// Cfu
module Cfu (
    input               cmd_valid,
    output              cmd_ready,
    input      [9:0]    cmd_payload_function_id,
    input      [31:0]   cmd_payload_inputs_0,
    input      [31:0]   cmd_payload_inputs_1,
    output reg          rsp_valid,
    input               rsp_ready,
    output reg [31:0]   rsp_payload_outputs_0,
    input               reset,
    input               clk
);
For scale: about 11000 cells after synthesis, about 290 flip-flops, ~110 I/O pins, roughly 95000 um2 of cells after synthesis.
export LEC_CHECK = 0
export CAP_MARGIN = 20
export CORE_MARGIN = 2
export CORE_UTILIZATION = 40
export SLEW_MARGIN = 20
create_clock -name core_clock -period 20.0 [get_ports {clk}]
run.sh (not shown) runs the stock make flow with config.mk's settings and CLKGATE_MAP_FILE=.
Change:
--- a/flow/config.mk
+++ b/flow/config.mk
@@ -7,5 +7,13 @@
 export LEC_CHECK = 0
+export ABC_AREA = 1
 export CAP_MARGIN = 20
-export CORE_MARGIN = 2
+export CELL_PAD_IN_SITES_DETAIL_PLACEMENT = 2
+export CELL_PAD_IN_SITES_GLOBAL_PLACEMENT = 2
+export CORE_MARGIN = 10
 export CORE_UTILIZATION = 40
+export CTS_CLUSTER_SIZE = 11
+export GPL_TIMING_DRIVEN = 0
+export MAX_ROUTING_LAYER = met4
+export MIN_ROUTING_LAYER = met2
+export SETUP_SLACK_MARGIN = -1.75
 export SLEW_MARGIN = 20
After rerunning: Now the flow failed in global routing (5_1_grt). Synthesized area grows by 4.7%. Die area grows by 11%. Synthesized cell count grows by 21%.
Change:
==> flow/config.mk (replaced) <==
export PLATFORM = sky130hd
export DESIGN_NAME = Cfu
export DESIGN_NICKNAME = Cfu
export VERILOG_FILES = /design/flow/design.v
export SDC_FILE = /design/flow/constraint.sdc
export NUM_CORES = 4
export LEC_CHECK = 0
export CAP_MARGIN = 20
export CORE_MARGIN = 2
export CORE_UTILIZATION = 40
export SLEW_MARGIN = 20
==> flow/constraint.sdc (replaced) <==
create_clock -name core_clock -period 19.7 [get_ports {clk}]
set_input_delay 3.9400 -clock core_clock [delete_from_list [all_inputs] [get_ports {clk}]]
set_output_delay 3.9400 -clock core_clock [all_outputs]
set_load 0.01 [all_outputs]
Effect: With this change the flow passed the timing, DRC and antenna checks; die area fell by roughly a tenth; synthesized cell count went down by about a fifth; synthesized area went down by a few percent.

---

The RTL this note starts from:
==> flow/design.v <==
module Cfu (
    input               cmd_valid,
    output              cmd_ready,
    input      [9:0]    cmd_payload_function_id,
    input      [31:0]   cmd_payload_inputs_0,
    input      [31:0]   cmd_payload_inputs_1,
    output reg          rsp_valid,
    input               rsp_ready,
    output reg [31:0]   rsp_payload_outputs_0,
    input               reset,
    input               clk
);
    reg signed [31:0] InputOffset, FilterOffset;
    reg signed [31:0] accumulator;  
    reg signed [31:0] acc0, acc1, acc2, acc3;
    reg [31:0] global_input;
    wire [31:0] simd_input = (cmd_payload_function_id[9:3] == 7'd0) ? cmd_payload_inputs_0 : global_input;
    wire [31:0] simd_filter = (cmd_payload_function_id[9:3] == 7'd0) ? cmd_payload_inputs_1 : cmd_payload_inputs_0;
    wire signed [31:0] prod_0, prod_1, prod_2, prod_3;
    assign prod_0 = ($signed(simd_input[7 : 0]) + InputOffset) * ($signed(simd_filter[7 : 0]) + FilterOffset);
    assign prod_1 = ($signed(simd_input[15: 8]) + InputOffset) * ($signed(simd_filter[15: 8]) + FilterOffset);
    assign prod_2 = ($signed(simd_input[23:16]) + InputOffset) * ($signed(simd_filter[23:16]) + FilterOffset);
    assign prod_3 = ($signed(simd_input[31:24]) + InputOffset) * ($signed(simd_filter[31:24]) + FilterOffset);
    wire signed [31:0] sum_prods;
    assign sum_prods = prod_0 + prod_1 + prod_2 + prod_3;
    assign cmd_ready = ~rsp_valid;
    always @(posedge clk) begin
        if (reset) begin
            rsp_payload_outputs_0 <= 32'b0;
            rsp_valid <= 1'b0;
            InputOffset <= 32'd0;
            FilterOffset <= 32'd0;
            accumulator <= 32'd0;
            acc0 <= 32'd0;
            acc1 <= 32'd0;
            acc2 <= 32'd0;
            acc3 <= 32'd0;
            global_input <= 32'd0;
        end else if (rsp_valid) begin
            if (rsp_ready) rsp_valid <= 1'b0;
        end else if (cmd_valid) begin
            rsp_valid <= 1'b1;
            case (cmd_payload_function_id[9:3])
                7'd0: begin
                    accumulator <= accumulator + sum_prods;
                    rsp_payload_outputs_0 <= accumulator;
                end
                7'd1: begin
                    accumulator <= 32'd0;
                    rsp_payload_outputs_0 <= 32'd0;
                end
                7'd2: begin
                    InputOffset <= $signed(cmd_payload_inputs_0);
                    rsp_payload_outputs_0 <= $signed(cmd_payload_inputs_0);
                end
                7'd3: begin
                    FilterOffset <= $signed(cmd_payload_inputs_0);
                    rsp_payload_outputs_0 <= $signed(cmd_payload_inputs_0);
                end
                7'd4: begin
                    rsp_payload_outputs_0 <= accumulator;
                end
                7'd5: begin
                    global_input <= cmd_payload_inputs_0;
                end
                7'd6: begin
                    acc0 <= acc0 + sum_prods;
                end
                7'd7: begin
                    acc1 <= acc1 + sum_prods;
                end
                7'd8: begin
                    acc2 <= acc2 + sum_prods;
                end
                7'd9: begin
                    acc3 <= acc3 + sum_prods;
                end
                7'd10: begin
                    acc0 <= 32'd0;
                    acc1 <= 32'd0;
                    acc2 <= 32'd0;
                    acc3 <= 32'd0;
                end
                7'd11: rsp_payload_outputs_0 <= acc0;
                7'd12: rsp_payload_outputs_0 <= acc1;
                7'd13: rsp_payload_outputs_0 <= acc2;
                7'd14: rsp_payload_outputs_0 <= acc3;
                default: rsp_payload_outputs_0 <= 32'b0;
            endcase
        end
    end
endmodule
==> flow/config.mk <==
export PLATFORM = sky130hd
export DESIGN_NAME = Cfu
export DESIGN_NICKNAME = Cfu
export VERILOG_FILES = /design/flow/design.v
export SDC_FILE = /design/flow/constraint.sdc
export NUM_CORES = 4
export LEC_CHECK = 0
export CAP_MARGIN = 25
export CELL_PAD_IN_SITES_DETAIL_PLACEMENT = 1
export CELL_PAD_IN_SITES_GLOBAL_PLACEMENT = 1
export CORE_ASPECT_RATIO = 1.07
export CORE_MARGIN = 2
export CORE_UTILIZATION = 23
export CTS_CLUSTER_SIZE = 11
export GPL_ROUTABILITY_DRIVEN = 0
export HOLD_SLACK_MARGIN = -0.07
export MAX_ROUTING_LAYER = met4
export SLEW_MARGIN = 20
export TNS_END_PERCENT = 50
==> flow/constraint.sdc <==
create_clock -name core_clock -period 20.0 [get_ports {clk}]
set_input_delay 4.0000 -clock core_clock [delete_from_list [all_inputs] [get_ports {clk}]]
set_output_delay 4.0000 -clock core_clock [all_outputs]
set_load 0.01 [all_outputs]
The starting point ran to the end with no violations.
Rerun with:
- CAP_MARGIN: 25 -> 20
- CELL_PAD_IN_SITES_DETAIL_PLACEMENT: 1 -> default
- CELL_PAD_IN_SITES_GLOBAL_PLACEMENT: 1 -> default
- CORE_ASPECT_RATIO: 1.07 -> default
- CORE_UTILIZATION: 23 -> 66
- CTS_CLUSTER_SIZE: 11 -> default
- GPL_ROUTABILITY_DRIVEN: 0 -> default
- HOLD_SLACK_MARGIN: -0.07 -> default
- MAX_ROUTING_LAYER: met4 -> default
- TNS_END_PERCENT: 50 -> default
- clock period: 20.0 -> 15.6 ns (I/O delays scaled with it)
After rerunning:
- The new run ran to the end with violations: negative setup slack
- final cell count shrinks by 14%
- area after synthesis is unchanged
- critical path depth is lower by 4
- power went up by 40%
- non-clock buffer count came out higher by 1199
Rerun with:
- CORE_UTILIZATION: 66 -> 72
- CTS_CLUSTER_SIZE: default -> 10
- clock period: 15.6 -> 7.8 ns (I/O delays scaled with it)
After rerunning: With this change the flow did not get past global routing (5_1_grt), error GRT-0116; die size came out lower by about 8%; area after synthesis stays the same; synthesized cell count does not change.
Rerun with:
- CORE_UTILIZATION: 72 -> 57
- CTS_CLUSTER_SIZE: 10 -> default
- clock period: 7.8 -> 11.1 ns (I/O delays scaled with it)
The new run ran to the end with violations: negative setup slack.
Synthesized area stays the same.
Synthesized cell count stays the same.
Die size came out higher by 26%.
Rerun with:
- CORE_UTILIZATION: 57 -> 72
- CTS_CLUSTER_DIAMETER: default -> 350
- PLACE_DENSITY_LB_ADDON: default -> 0.0
- SETUP_SLACK_MARGIN: default -> 2.83
- clock period: 11.1 -> 16.9 ns (I/O delays scaled with it)
=>
- The new run produced a layout that fails on negative setup slack
- power drops by 42%
- wire length decreases by 8.4%
- global-route usage climbs by 9.4 points
- core utilization climbs by 13 points
- first-iteration DRC count climbs by 29%
- clock power fell by 43%
- setup slack gains 4.4 ns
- design area went down by 7.7%
- sequential share of layout area grows by 0.40 points
- hold slack hardly moves
- final cell count falls by 7.2%

---

RTL: the design.v shown in full above, as it stands there.
Settings: LEC_CHECK=0, CAP_MARGIN=30, CELL_PAD_IN_SITES_DETAIL_PLACEMENT=2, CORE_MARGIN=2, CORE_UTILIZATION=46, CTS_CLUSTER_SIZE=22, GPL_TIMING_DRIVEN=0, HOLD_SLACK_MARGIN=-0.05, MIN_ROUTING_LAYER=met1, PLACE_DENSITY=0.44, SETUP_SLACK_MARGIN=1.86, SLEW_MARGIN=20; clock period 18.0 ns.
The baseline failed in 5_1_grt (GRT-0232).
Next try:
==> flow/config.mk (replaced) <==
export PLATFORM = sky130hd
export DESIGN_NAME = Cfu
export DESIGN_NICKNAME = Cfu
export VERILOG_FILES = /design/flow/design.v
export SDC_FILE = /design/flow/constraint.sdc
export NUM_CORES = 4
export LEC_CHECK = 0
export CAP_MARGIN = 20
export CORE_MARGIN = 2
export CORE_UTILIZATION = 71
export CTS_CLUSTER_DIAMETER = 240
export CTS_CLUSTER_SIZE = 22
export HOLD_SLACK_MARGIN = -0.05
export MIN_ROUTING_LAYER = met1
export SETUP_SLACK_MARGIN = 2.36
export SLEW_MARGIN = 20
==> flow/constraint.sdc (replaced) <==
create_clock -name core_clock -period 17.3 [get_ports {clk}]
set_input_delay 3.4600 -clock core_clock [delete_from_list [all_inputs] [get_ports {clk}]]
set_output_delay 3.4600 -clock core_clock [all_outputs]
set_load 0.01 [all_outputs]
The changed run ran to the end with violations: setup timing.
Die area fell by 35%.
Area after synthesis is unchanged.
Synthesized cell count is unchanged.
Next try:
--- a/flow/config.mk
+++ b/flow/config.mk
@@ -10,7 +10,7 @@
 export CORE_UTILIZATION = 71
-export CTS_CLUSTER_DIAMETER = 240
 export CTS_CLUSTER_SIZE = 22
 export HOLD_SLACK_MARGIN = -0.05
+export MAX_ROUTING_LAYER = met4
 export MIN_ROUTING_LAYER = met1
-export SETUP_SLACK_MARGIN = 2.36
+export SETUP_SLACK_MARGIN = -1.22
 export SLEW_MARGIN = 20
==> flow/constraint.sdc (replaced) <==
create_clock -name core_clock -period 12.3 [get_ports {clk}]
set_input_delay 2.4600 -clock core_clock [delete_from_list [all_inputs] [get_ports {clk}]]
set_output_delay 2.4600 -clock core_clock [all_outputs]
set_load 0.01 [all_outputs]
Effect: The changed run did not get past 5_1_grt; die size stays the same; synthesized area stays the same; synthesized cell count stays the same.
Next try:
--- a/flow/config.mk
+++ b/flow/config.mk
@@ -14,3 +14,3 @@
 export MIN_ROUTING_LAYER = met1
-export SETUP_SLACK_MARGIN = -1.22
+export SETUP_SLACK_MARGIN = 1.86
 export SLEW_MARGIN = 20
==> flow/constraint.sdc (replaced) <==
create_clock -name core_clock -period 18.0 [get_ports {clk}]
set_input_delay 3.6000 -clock core_clock [delete_from_list [all_inputs] [get_ports {clk}]]
set_output_delay 3.6000 -clock core_clock [all_outputs]
set_load 0.01 [all_outputs]
This time the run ran to the end with no violations.
Die area stays the same.
Area after synthesis stays the same.
Synthesized cell count stays the same.
Next try:
--- a/flow/config.mk
+++ b/flow/config.mk
@@ -9,8 +9,5 @@
 export CORE_MARGIN = 2
-export CORE_UTILIZATION = 71
-export CTS_CLUSTER_SIZE = 22
-export HOLD_SLACK_MARGIN = -0.05
+export CORE_UTILIZATION = 23
+export HOLD_SLACK_MARGIN = -0.06
 export MAX_ROUTING_LAYER = met4
-export MIN_ROUTING_LAYER = met1
-export SETUP_SLACK_MARGIN = 1.86
 export SLEW_MARGIN = 20
==> flow/constraint.sdc (replaced) <==
create_clock -name core_clock -period 20.0 [get_ports {clk}]
set_input_delay 4.0000 -clock core_clock [delete_from_list [all_inputs] [get_ports {clk}]]
set_output_delay 4.0000 -clock core_clock [all_outputs]
set_load 0.01 [all_outputs]
After rerunning: The changed run completed without violations. Clock skew went down by 22 ps. Clock power increases by 5.0%. Sequential share of layout area stays flat. Hold slack is about the same.
Next try:
--- a/flow/config.mk
+++ b/flow/config.mk
@@ -9,5 +9,3 @@
 export CORE_MARGIN = 2
-export CORE_UTILIZATION = 23
-export HOLD_SLACK_MARGIN = -0.06
-export MAX_ROUTING_LAYER = met4
+export CORE_UTILIZATION = 54
 export SLEW_MARGIN = 20
==> flow/constraint.sdc (replaced) <==
create_clock -name core_clock -period 19.7 [get_ports {clk}]
set_input_delay 3.9400 -clock core_clock [delete_from_list [all_inputs] [get_ports {clk}]]
set_output_delay 3.9400 -clock core_clock [all_outputs]
set_load 0.01 [all_outputs]
Result: Via count goes up by a few percent. Area after synthesis is unchanged. Final cell count decreases by about a fifth. Sequential power rises slightly. Setup slack is worse by 75 ps. Clock power barely changes.
Power and IR drop assume default switching activity.
